==> v2 <==
==> flow/design.v <==
module FpCustomAddSub 
# (
	parameter	ManWidth	=	16,
	parameter	ExpWidth	=	6
)
(Rst_i,Clk_i,A_i,B_i,AddSub_i,Nd_i,Result_o,ResultValid_o);	
	function integer Log2;
	input integer value;
		begin
			Log2 = 0;
			while (value > 1) begin
				value   = value >> 1;
				Log2    = Log2 + 1;
			end
		end
	endfunction
	localparam	InOutWidth	=	1+ExpWidth+ManWidth;
	localparam	ExtManWidth	=	ManWidth+1;
	localparam	Stages	=	Log2(InOutWidth);
	input	Rst_i;
	input	Clk_i;
	input	[InOutWidth-1:0]	A_i;
	input	[InOutWidth-1:0]	B_i;
	input	AddSub_i;
	input	Nd_i;
	output	[InOutWidth-1:0]	Result_o;
	output	ResultValid_o;
	wire	signB	=	B_i[InOutWidth-1]^AddSub_i;
	wire	[InOutWidth-2:0]	absA	=	A_i[InOutWidth-2:0];
	wire	[InOutWidth-2:0]	absB	=	B_i[InOutWidth-2:0];
	reg		[InOutWidth-1:0]	muxA;
	reg		[InOutWidth-1:0]	muxB;
	reg	impliedA;
	reg	impliedB;
	reg	[InOutWidth-1:0]	muxAReg;
	reg	[InOutWidth-1:0]	muxBReg;
	reg	[ExpWidth-1:0]		expDiff;
	reg	addSubOrepation;
	wire	[ManWidth:0]	manA	=	{impliedA,	muxAReg[ManWidth-1:0]};
	wire	[ManWidth:0]	manB	=	{impliedB,	muxBReg[ManWidth-1:0]};
	reg	[ManWidth:0]	manANorm;
	reg	[ManWidth:0]	manBNorm;
	reg	addSubOrepationReg;
	reg	[ExtManWidth:0]	manSum;
	wire	[Stages-1:0]	distance;
	wire	[ExtManWidth+1:0]	dataArray	[0:Stages];
	wire	[Stages+1:0]	distanceR	=	{2'b00,distanceR1};
	reg		[ExtManWidth-1:0]	manSumReg;
	wire	[ExtManWidth-1:0]	normCMan	=	manSumReg	<<	distanceR1[Stages-1:0];	 
	reg	[ManWidth-1:0]	manC;
	reg	[ExpWidth-1:0]	expAPipe	[0:4];
	reg	[ExpWidth-1:0]	expC;
	reg	[4:0]	signC;
	reg	[8:0]	valid;
	assign  dataArray [0]	=	manSum;		
	assign	Result_o	=	{signC[4],expC,manC};
	assign	ResultValid_o	=	valid[4];
	always	@(*)	begin
		if	(absA<absB)	begin
			muxA	<=	{signB,absB};
			muxB	<=	{A_i[InOutWidth-1],absA};
		end	else	begin
			muxA	<=	{A_i[InOutWidth-1],absA};
			muxB	<=	{signB,absB};
		end 
	end
	always	@(posedge	Clk_i)	begin
		if	(muxA	[InOutWidth-2 -:ExpWidth]	==	8'h00)	begin	 
			impliedA	<=	1'b0;	 
		end	else	begin
			impliedA	<=	1'b1;	 
		end
		if	(muxB	[InOutWidth-2 -:ExpWidth]	==	8'h00)	begin	 
			impliedB	<=	1'b0;
		end	else	begin
			impliedB	<=	1'b1;
		end
		muxAReg	<=	muxA;
		muxBReg	<=	muxB;
		expDiff	<=	muxA[InOutWidth-2 -:ExpWidth]	-	muxB[InOutWidth-2 -:ExpWidth];	 
		addSubOrepation	<=	muxA[InOutWidth-1]	^	muxB[InOutWidth-1];	 
	end
	always	@(posedge	Clk_i)	begin
		manANorm	<=	manA;
		manBNorm	<=	manB	>>	expDiff;	 
		addSubOrepationReg <= addSubOrepation;
	end
	always	@(posedge	Clk_i)	begin
		if	(Rst_i)	begin
			manSum	<=	{ExtManWidth{1'b0}};
		end	else	if	(!addSubOrepationReg)	begin
			manSum	<=	{1'b0,	manANorm}	+	{1'b0,	manBNorm};
		end	else	begin
			manSum	<=	{1'b0,	manANorm}	-	{1'b0,	manBNorm};
		end
	end
	genvar	i;
	generate	
		for (i=0; i<Stages; i=i+1)	begin: searchMSB
			wire [ExtManWidth+1:0] dataIn;	
			wire [ExtManWidth+1:0] shitedDataOut;
			wire [ExtManWidth+1:0] dataOut;
			assign  dataIn = dataArray[i];
			wire    shiftDesired = ~|(dataIn[ExtManWidth+1:ExtManWidth+1-(1 << (Stages-1-i))]);
			assign  distance[(Stages-1-i)] = shiftDesired;		
			assign  shitedDataOut = dataIn << (1 << (Stages-1-i));	
			assign  dataOut = shiftDesired ? shitedDataOut : dataIn;	
			assign  dataArray[i+1] = dataOut;
		end
		reg	[Stages-1:0]	distanceR1;
		always	@(posedge	Clk_i)	begin
			distanceR1	<=	distance;
		end
	endgenerate	
	always	@(posedge	Clk_i)	begin
		manSumReg	<=	manSum	[ExtManWidth-1 -:ExtManWidth];
	end
	always	@(posedge	Clk_i)	begin
		if	(Rst_i)	begin
			manC	<=	{ManWidth{1'b0}};
		end	else	begin
			manC	<=	normCMan	[ExtManWidth-1 -:ManWidth];	 
		end
	end
	always	@(posedge	Clk_i)	begin	
		expAPipe[0]	<=	muxA[InOutWidth-2 -:ExpWidth];	 
		expAPipe[1]	<=	expAPipe[0];
		expAPipe[2]	<=	expAPipe[1];
		expAPipe[3]	<=	expAPipe[2];
		expAPipe[4]	<=	expAPipe[3];
	end
	always	@(posedge	Clk_i)	begin
		if	(&distanceR1)	begin
			expC	<=	{ExpWidth{1'b0}};
		end	else	begin
			if	(expAPipe[3]	>=	distanceR)	begin
				expC	<=	expAPipe[3]-distanceR+1;			 
			end	else	begin
				expC	<=	{{ExpWidth+1{1'b0}},1'b1};
			end
		end	
	end
	always	@(posedge	Clk_i)	begin
		signC	<=	{signC[3:0],	muxA[InOutWidth-1]};
	end
	always	@(posedge	Clk_i)	begin
		valid	<=	{valid[7:0],Nd_i};
	end	
endmodule
==> flow/run.sh <==
#!/bin/bash
# the make line also repeats each setting of config.mk as NAME=value (left out here)
make -C /OpenROAD-flow-scripts/flow DESIGN_CONFIG=/design/flow/config.mk WORK_HOME=/design/flow/orfs CLKGATE_MAP_FILE= finish
==> flow/config.mk <==
export PLATFORM = sky130hd
export DESIGN_NAME = FpCustomAddSub
export DESIGN_NICKNAME = FpCustomAddSub
export VERILOG_FILES = /design/flow/design.v
export SDC_FILE = /design/flow/constraint.sdc
export NUM_CORES = 4
export LEC_CHECK = 0
export CAP_MARGIN = 20
export CELL_PAD_IN_SITES_GLOBAL_PLACEMENT = 3
export CORE_ASPECT_RATIO = 0.5
export CORE_MARGIN = 9
export CORE_UTILIZATION = 40
export CTS_CLUSTER_DIAMETER = 332
export CTS_CLUSTER_SIZE = 98
export GPL_TIMING_DRIVEN = 0
export PLACE_DENSITY = 0.35
export SLEW_MARGIN = 10
export TNS_END_PERCENT = 15
==> flow/constraint.sdc <==
create_clock -name core_clock -period 4.5 [get_ports {Clk_i}]
set_input_delay 0.9000 -clock core_clock [delete_from_list [all_inputs] [get_ports {Clk_i}]]
set_output_delay 0.9000 -clock core_clock [all_outputs]
set_load 0.01 [all_outputs]
==> v14 (differences from v2) <==
==> flow/config.mk (replaced) <==
export PLATFORM = sky130hd
export DESIGN_NAME = FpCustomAddSub
export DESIGN_NICKNAME = FpCustomAddSub
export VERILOG_FILES = /design/flow/design.v
export SDC_FILE = /design/flow/constraint.sdc
export NUM_CORES = 4
export LEC_CHECK = 0
export CAP_MARGIN = 20
export CORE_MARGIN = 2
export CORE_UTILIZATION = 65
export SLEW_MARGIN = 20
==> flow/constraint.sdc (replaced) <==
create_clock -name core_clock -period 4.66 [get_ports {Clk_i}]
set_input_delay 0.9320 -clock core_clock [delete_from_list [all_inputs] [get_ports {Clk_i}]]
set_output_delay 0.9320 -clock core_clock [all_outputs]
set_load 0.01 [all_outputs]
==> notes <==
Between v14 and v2, the lower fmax is in v2 (gap 7.6%, measured against v2).
Combinational power: v2 is higher than v14 (about 4%).
Against v2, the utilization of v14 is higher by 29 points.
Non-clock buffer count: v14 is lower than v2 (29).
Of v14 and v2, v2 has the higher clock power (gap about 4%, measured against v2).
Clock skew: v2 is higher than v14 (0.0023 ns).
In synthesized cell count, v2 and v14 do not differ.

==> inputs of v29 <==
Starts from the design.v that is shown in full above.
Settings: LEC_CHECK=0, ABC_AREA=1, CAP_MARGIN=20, CELL_PAD_IN_SITES_DETAIL_PLACEMENT=0, CELL_PAD_IN_SITES_GLOBAL_PLACEMENT=1, CORE_ASPECT_RATIO=0.5, CORE_MARGIN=10, CORE_UTILIZATION=45, CTS_CLUSTER_DIAMETER=333, CTS_CLUSTER_SIZE=100, MAX_ROUTING_LAYER=met5, PLACE_DENSITY=0.78, SETUP_SLACK_MARGIN=-0.23, SLEW_MARGIN=0, TNS_END_PERCENT=15; clock period 2.65 ns.
run.sh (not shown) runs the stock make flow with config.mk's settings and CLKGATE_MAP_FILE=.
==> v1 (differences from v29) <==
CORE_ASPECT_RATIO = not set   (was 0.5)
CORE_MARGIN = 4   (was 10)
CORE_UTILIZATION = 25   (was 45)
CTS_CLUSTER_DIAMETER = 92   (was 333)
CTS_CLUSTER_SIZE = 84   (was 100)
PLACE_DENSITY = not set   (was 0.78)
PLACE_DENSITY_LB_ADDON = 0.03   (was not set)
SETUP_SLACK_MARGIN = not set   (was -0.23)
TNS_END_PERCENT = 70   (was 15)
==> v31 (differences from v29) <==
ABC_AREA = not set   (was 1)
CELL_PAD_IN_SITES_DETAIL_PLACEMENT = not set   (was 0)
CELL_PAD_IN_SITES_GLOBAL_PLACEMENT = not set   (was 1)
CORE_ASPECT_RATIO = not set   (was 0.5)
CORE_MARGIN = 2   (was 10)
CORE_UTILIZATION = 40   (was 45)
CTS_CLUSTER_DIAMETER = not set   (was 333)
CTS_CLUSTER_SIZE = not set   (was 100)
MAX_ROUTING_LAYER = not set   (was met5)
PLACE_DENSITY = not set   (was 0.78)
SETUP_SLACK_MARGIN = not set   (was -0.23)
SLEW_MARGIN = 20   (was 0)
TNS_END_PERCENT = not set   (was 15)
==> flow/constraint.sdc (replaced) <==
create_clock -name core_clock -period 3.87 [get_ports {Clk_i}]
set_input_delay 0.7740 -clock core_clock [delete_from_list [all_inputs] [get_ports {Clk_i}]]
set_output_delay 0.7740 -clock core_clock [all_outputs]
set_load 0.01 [all_outputs]
==> summary of the runs <==
- Non-clock buffer count: v29 is lower than v1 (42).
- Combinational power, highest first: v1, v29, v31.
- Worst hold slack: v29 > v31 > v1.
- Flip-flop count is the same in v31 and v1.
- v31 produced a clean layout. v29 reached the layout checks and failed them: setup timing. v1 ran to the end with no violations.
- In v29 the setup slack is worse than in v1, by 0.24 ns.
==> figures <==
Result of the run: v1 timing/DRC/antenna clean; v31 timing/DRC/antenna clean; v29 failed layout checks
Layout check failures: v1 -; v31 -; v29 setup timing
Power in the clock group: v1 2.72 mW; v31 1.70 mW; v29 2.54 mW
Worst path max stage delay: v1 0.33 ns; v31 0.47 ns; v29 0.33 ns
M2 GR Usage: v1 0.217; v31 0.258; v29 0.226
Layout Cell Area excl Fill: v1 10,800 µm²; v31 9420 µm²; v29 10,000 µm²
Xor/xnor share: v1 0.0228; v31 0.0400; v29 0.0228
Mean number of vias per cell: v1 4.12; v31 4.86; v29 4.64
Total number of cells along the worst setup path: v1 17; v31 13; v29 18
Final critical-path share of the clock period: v1 0.966; v31 0.892; v29 1.06
Synthesized cell area: v1 7670 µm²; v31 7670 µm²; v29 7670 µm²
Wire length per cell after detailed routing: v1 12.5 µm; v31 12.7 µm; v29 12.3 µm
Power and IR drop assume default switching activity.
